==> garnet <==
## cpu_8bit
module cpu_8bit (
    input wire clk,
    input wire reset,
    input wire [7:0] data_in,
    output wire [7:0] data_out,
    output wire [7:0] address,
    output wire mem_write
);
clock: 4.0 ns
lec_check: 0
abc_area: 1
cap_margin: 10
cell_pad_in_sites_detail_placement: 2
cell_pad_in_sites_global_placement: 1
core_aspect_ratio: 0.67
core_margin: 4
core_utilization: 70
cts_cluster_diameter: 396
cts_cluster_size: 73
gpl_timing_driven: 0
max_routing_layer: met4
min_routing_layer: met2
setup_slack_margin: -0.36
slew_margin: 25
run.sh (not shown) runs the stock make flow with config.mk's settings and CLKGATE_MAP_FILE=.
==> inputs of zinc, as changes to garnet <==
==> flow/config.mk (replaced) <==
export PLATFORM = sky130hd
export DESIGN_NAME = cpu_8bit
export DESIGN_NICKNAME = cpu_8bit
export VERILOG_FILES = /design/flow/design.v
export SDC_FILE = /design/flow/constraint.sdc
export NUM_CORES = 4
export LEC_CHECK = 0
export ABC_AREA = 1
export CAP_MARGIN = 10
export CORE_ASPECT_RATIO = 0.67
export CORE_MARGIN = 4
export CORE_UTILIZATION = 63
export CTS_CLUSTER_SIZE = 73
export GPL_TIMING_DRIVEN = 0
export MAX_ROUTING_LAYER = met4
export SLEW_MARGIN = 20
==> results_slide.txt <==
Synthesis and Place & Route Summary

Status
  • Status: finished clean

Worst setup path
  • Slowest cell on crit path: clkdlybuf4s50_1
  • Crit-path max cell delay: 0.51 ns

Synth
  • Avg Cell Area, Syn: 6.987 µm²

Cells and area
  • Fillcell total: 326
  • Non-clk invs: 57
  • Comb_multi_in: 296

Timing
  • Final WS setup: 0.6126 ns
  • F_max: 295.2 MHz

Clocking
  • Clock root cell: clkbuf_8

Die
  • Die Width: 89.07 µm
  • Die area: 5550 µm²
  • Core area: 4160 µm²
  • FP Util: 66.68%
  • Die H: 62.32 µm

Hold path
  • Worst Hold Class: reg2reg
Source of the figures above: zinc

==> results_slide.txt <==
Flow Results at a Glance

Die
  • Die H: 59.53 µm
  • Die area: 5054 µm²
  • Die Width: 84.91 µm
  • Core area: 3739 µm²
  • FP Util: 74.20%

Synth
  • Top area contributor share: 36.08%
  • EDFF count, synth: 0
  • Largest family of logic cells by area: simple AND/OR/NAND/NOR gates
  • Post-synthesis cell type count: 34
  • Post-synth regs: 40
  • Top cells by count: nand2_1, inv_1, nor2_1, dfrtp_1, nand3_1
  • And+or+nand+nor area frac: 35.05%
  • Avg Cell Area, Syn: 6.987 µm²

Status
  • Failed at: global placement without I/O
  • Stop err: [ERROR GPL-0301] Utilization 117.646 % exceeds 100%.
  • Status: aborted with a tool error
Source of the figures above: garnet



==> inputs of trial 81 <==
Starting RTL as in the previous note.
Settings: LEC_CHECK=0, ABC_AREA=1, CAP_MARGIN=20, CORE_MARGIN=2, CORE_UTILIZATION=66, CTS_CLUSTER_SIZE=32, SETUP_SLACK_MARGIN=-0.17, SLEW_MARGIN=20; clock period 2.02 ns.
==> trial 89: changes against trial 81 <==
- CORE_UTILIZATION: 66 -> 68
- CTS_CLUSTER_SIZE: 32 -> 98
- SETUP_SLACK_MARGIN: -0.17 -> unset
==> flow/constraint.sdc (replaced) <==
create_clock -name core_clock -period 5.85 [get_ports {clk}]
set_input_delay 1.1700 -clock core_clock [delete_from_list [all_inputs] [get_ports {clk}]]
set_output_delay 1.1700 -clock core_clock [all_outputs]
set_load 0.01 [all_outputs]
==> trial 62: changes against trial 81 <==
- CORE_UTILIZATION: 66 -> 65
- CTS_CLUSTER_SIZE: 32 -> 16
- GPL_TIMING_DRIVEN: unset -> 1
- MIN_ROUTING_LAYER: unset -> met1
- SETUP_SLACK_MARGIN: -0.17 -> -0.25
==> flow/constraint.sdc (replaced) <==
create_clock -name core_clock -period 2.49 [get_ports {clk}]
set_input_delay 0.4980 -clock core_clock [delete_from_list [all_inputs] [get_ports {clk}]]
set_output_delay 0.4980 -clock core_clock [all_outputs]
set_load 0.01 [all_outputs]
==> trial 5: changes against trial 81 <==
- ABC_AREA: 1 -> unset
- CORE_UTILIZATION: 66 -> 29
- CTS_CLUSTER_SIZE: 32 -> unset
- SETUP_SLACK_MARGIN: -0.17 -> unset
==> flow/constraint.sdc (replaced) <==
create_clock -name core_clock -period 3.24 [get_ports {clk}]
set_input_delay 0.6480 -clock core_clock [delete_from_list [all_inputs] [get_ports {clk}]]
set_output_delay 0.6480 -clock core_clock [all_outputs]
set_load 0.01 [all_outputs]
==> notes <==
Trial 89 ran to the end with no violations. Trial 62 completed, yet does not pass: negative setup slack. Trial 5 finished clean. Trial 81 finished but failed the layout checks on negative setup slack. Clock-buffer cell count is the same in trial 81 and trial 5. Sequential share of layout area: trial 62 is lower than trial 5 (0.24 points). Routed wire length: trial 89 < trial 5 < trial 62 < trial 81. Area after synthesis is the same in trial 62 and trial 89. Power: trial 89 < trial 5 < trial 62 < trial 81. Between trial 5 and trial 81, the lower combinational power is in trial 5 (gap 53%, measured against trial 81). Against trial 62, the via count of trial 5 is lower by 19%.


==> onyx <==
==> flow/design.v <==
module control_unit (
    input wire clk,
    input wire reset,
    input wire [3:0] opcode,
    input wire zero_flag,
    input wire carry_flag,
    output reg pc_inc,
    output reg pc_load,
    output reg ir_load,
    output reg acc_load,
    output reg mar_load,
    output reg mdr_load,
    output reg addr_sel,
    output reg mem_write
);
    localparam [2:0] 
        FETCH     = 3'b000,
        DECODE    = 3'b001,
        EXECUTE   = 3'b010,
        MEM_READ  = 3'b011,
        MEM_WRITE = 3'b100;
    reg [2:0] current_state, next_state;
    always @(posedge clk or posedge reset) begin
        if (reset)
            current_state <= FETCH;
        else
            current_state <= next_state;
    end
    always @(*) begin
        next_state = current_state;  
        case (current_state)
            FETCH: next_state = DECODE;
            DECODE: next_state = EXECUTE;
            EXECUTE: begin
                case (opcode)
                    4'b0001, 4'b0010, 4'b0011: next_state = MEM_READ;  
                    4'b0100: next_state = MEM_READ;   
                    4'b0101: next_state = MEM_WRITE;  
                    4'b1001: next_state = FETCH;      
                    4'b1010: next_state = FETCH;      
                    4'b1011: next_state = FETCH;      
                    default: next_state = FETCH;
                endcase
            end
            MEM_READ: next_state = FETCH;
            MEM_WRITE: next_state = FETCH;
            default: next_state = FETCH;
        endcase
    end
always @(*) begin
    pc_inc = 1'b0;
    pc_load = 1'b0;
    ir_load = 1'b0;
    acc_load = 1'b0;
    mar_load = 1'b0;
    mdr_load = 1'b0;
    addr_sel = 1'b0;
    mem_write = 1'b0;
    case (current_state)
        FETCH: begin
            pc_inc = 1'b1;
            ir_load = 1'b1;
        end
        DECODE: begin
            mar_load = 1'b1;
        end
        EXECUTE: begin
            case (opcode)
                4'b0101: begin   
                    mdr_load = 1'b1;
                end
                4'b0110: begin   
                    acc_load = 1'b1;
                end
                4'b0111: begin   
                    acc_load = 1'b1;
                end
                4'b1000: begin   
                    acc_load = 1'b1;
                end
                4'b1001: begin   
                    pc_load = 1'b1;
                end
                4'b1010: begin   
                    pc_load = zero_flag;
                end
                4'b1011: begin   
                    pc_load = carry_flag;
                end
                default: begin   
                end
            endcase
        end
        MEM_READ: begin   
            addr_sel = 1'b1;
            acc_load = 1'b1;
        end
        MEM_WRITE: begin
            addr_sel = 1'b1;
            mem_write = 1'b1;
        end
    endcase
end
endmodule
module datapath (
    input wire clk,
    input wire reset,
    input wire [7:0] data_in,
    input wire pc_inc,
    input wire pc_load,
    input wire ir_load,
    input wire acc_load,
    input wire mar_load,
    input wire mdr_load,
    input wire addr_sel,
    output reg [7:0] instruction,
    output reg [3:0] opcode,
    output reg [3:0] operand,
    output reg [7:0] alu_result,
    output reg zero_flag,
    output reg carry_flag,
    output reg [7:0] data_out,
    output reg [7:0] address
);
    reg [7:0] pc;         
    reg [7:0] acc;        
    reg [7:0] mar;        
    reg [7:0] mdr;        
    reg       carry;      
    reg [8:0] alu_temp;   
    always @(posedge clk or posedge reset) begin
        if (reset)
            instruction <= 8'b0;
        else if (ir_load)
            instruction <= data_in;
    end
    always @(*) begin
        opcode = instruction[7:4];
        operand = instruction[3:0];
    end
    always @(posedge clk or posedge reset) begin
        if (reset)
            pc <= 8'b0;
        else if (pc_load)
            pc <= {4'b0, operand};   
        else if (pc_inc)
            pc <= pc + 1;            
    end
    always @(posedge clk or posedge reset) begin
        if (reset) begin
            acc <= 8'b0;
            carry <= 1'b0;
        end else if (acc_load) begin
            acc <= alu_result;
            carry <= alu_temp[8];
        end
    end
    always @(posedge clk or posedge reset) begin
        if (reset)
            mar <= 8'b0;
        else if (mar_load)
            mar <= {4'b0, operand};  
    end
    always @(posedge clk or posedge reset) begin
        if (reset)
            mdr <= 8'b0;
        else if (mdr_load)
            mdr <= acc;  
    end
    always @(*) begin
        alu_temp = 9'b0;
        case (opcode)
            4'b0001: alu_temp = {1'b0, acc} + {1'b0, data_in};  
            4'b0010: alu_temp = {1'b0, acc} - {1'b0, data_in};  
            4'b0011: alu_temp = acc & data_in;                  
            4'b0100: alu_temp = data_in;                        
            4'b0110: alu_temp = ~{1'b0, acc};                   
            4'b0111: alu_temp = {acc, 1'b0};                    
            4'b1000: alu_temp = {1'b0, acc[7:1]};               
            default: alu_temp = {1'b0, acc};
        endcase
        alu_result = alu_temp[7:0];
        carry_flag = carry;
        zero_flag = (acc == 8'b0);
    end
    always @(*) begin
        data_out = mdr;
        address = (addr_sel) ? mar : pc;
    end
endmodule
module cpu_8bit (
    input wire clk,
    input wire reset,
    input wire [7:0] data_in,
    output wire [7:0] data_out,
    output wire [7:0] address,
    output wire mem_write
);
    wire [7:0] instruction;
    wire [3:0] opcode;
    wire [3:0] operand;
    wire [7:0] alu_result;
    wire zero_flag;
    wire carry_flag;
    wire pc_inc;
    wire pc_load;
    wire ir_load;
    wire acc_load;
    wire mar_load;
    wire mdr_load;
    wire addr_sel;
    control_unit ctrl (
        .clk(clk),
        .reset(reset),
        .opcode(opcode),
        .zero_flag(zero_flag),
        .carry_flag(carry_flag),
        .pc_inc(pc_inc),
        .pc_load(pc_load),
        .ir_load(ir_load),
        .acc_load(acc_load),
        .mar_load(mar_load),
        .mdr_load(mdr_load),
        .addr_sel(addr_sel),
        .mem_write(mem_write)
    );
    datapath dp (
        .clk(clk),
        .reset(reset),
        .data_in(data_in),
        .pc_inc(pc_inc),
        .pc_load(pc_load),
        .ir_load(ir_load),
        .acc_load(acc_load),
        .mar_load(mar_load),
        .mdr_load(mdr_load),
        .addr_sel(addr_sel),
        .instruction(instruction),
        .opcode(opcode),
        .operand(operand),
        .alu_result(alu_result),
        .zero_flag(zero_flag),
        .carry_flag(carry_flag),
        .data_out(data_out),
        .address(address)
    );
endmodule
==> flow/run.sh <==
#!/bin/bash
# the make line also repeats each setting of config.mk as NAME=value (left out here)
make -C /OpenROAD-flow-scripts/flow DESIGN_CONFIG=/design/flow/config.mk WORK_HOME=/design/flow/orfs CLKGATE_MAP_FILE= finish
==> flow/config.mk <==
export PLATFORM = sky130hd
export DESIGN_NAME = cpu_8bit
export DESIGN_NICKNAME = cpu_8bit
export VERILOG_FILES = /design/flow/design.v
export SDC_FILE = /design/flow/constraint.sdc
export NUM_CORES = 4
export LEC_CHECK = 0
export ABC_AREA = 1
export CAP_MARGIN = 20
export CORE_MARGIN = 2
export CORE_UTILIZATION = 56
export CTS_CLUSTER_DIAMETER = 331
export CTS_CLUSTER_SIZE = 16
export GPL_TIMING_DRIVEN = 1
export MIN_ROUTING_LAYER = met1
export SETUP_SLACK_MARGIN = -0.25
export SLEW_MARGIN = 20
export TNS_END_PERCENT = 5
==> flow/constraint.sdc <==
create_clock -name core_clock -period 2.49 [get_ports {clk}]
set_input_delay 0.4980 -clock core_clock [delete_from_list [all_inputs] [get_ports {clk}]]
set_output_delay 0.4980 -clock core_clock [all_outputs]
set_load 0.01 [all_outputs]
==> violet (differences from onyx) <==
- CAP_MARGIN: 20 -> 40
- CORE_UTILIZATION: 56 -> 68
- CTS_CLUSTER_DIAMETER: 331 -> 363
- SETUP_SLACK_MARGIN: -0.25 -> -0.16
- TNS_END_PERCENT: 5 -> unset
==> flow/constraint.sdc (replaced) <==
create_clock -name core_clock -period 2.08 [get_ports {clk}]
set_input_delay 0.4160 -clock core_clock [delete_from_list [all_inputs] [get_ports {clk}]]
set_output_delay 0.4160 -clock core_clock [all_outputs]
set_load 0.01 [all_outputs]
==> summary of the runs <==
onyx finished but fails on setup timing. violet finished but fails on setup timing.
In first-iteration DRC count, violet is at 4.2 times the value of onyx.
In violet the final cell count is larger than in onyx, by 0.77%.
Synthesized cell count is the same in violet and onyx.
In onyx the sequential power is smaller than in violet, by about 20%.
Against onyx, the worst hold slack of violet is better by 0.0058 ns.
Of onyx and violet, violet has the higher core utilization (gap 23 points).
In onyx the design area is lower than in violet, by 8.9%.
Total power: violet is larger than onyx (about 50%).
In count of clock-buffer cells in the layout, violet and onyx do not differ.
No activity file was given, so power comes from the tool's default toggle rates.
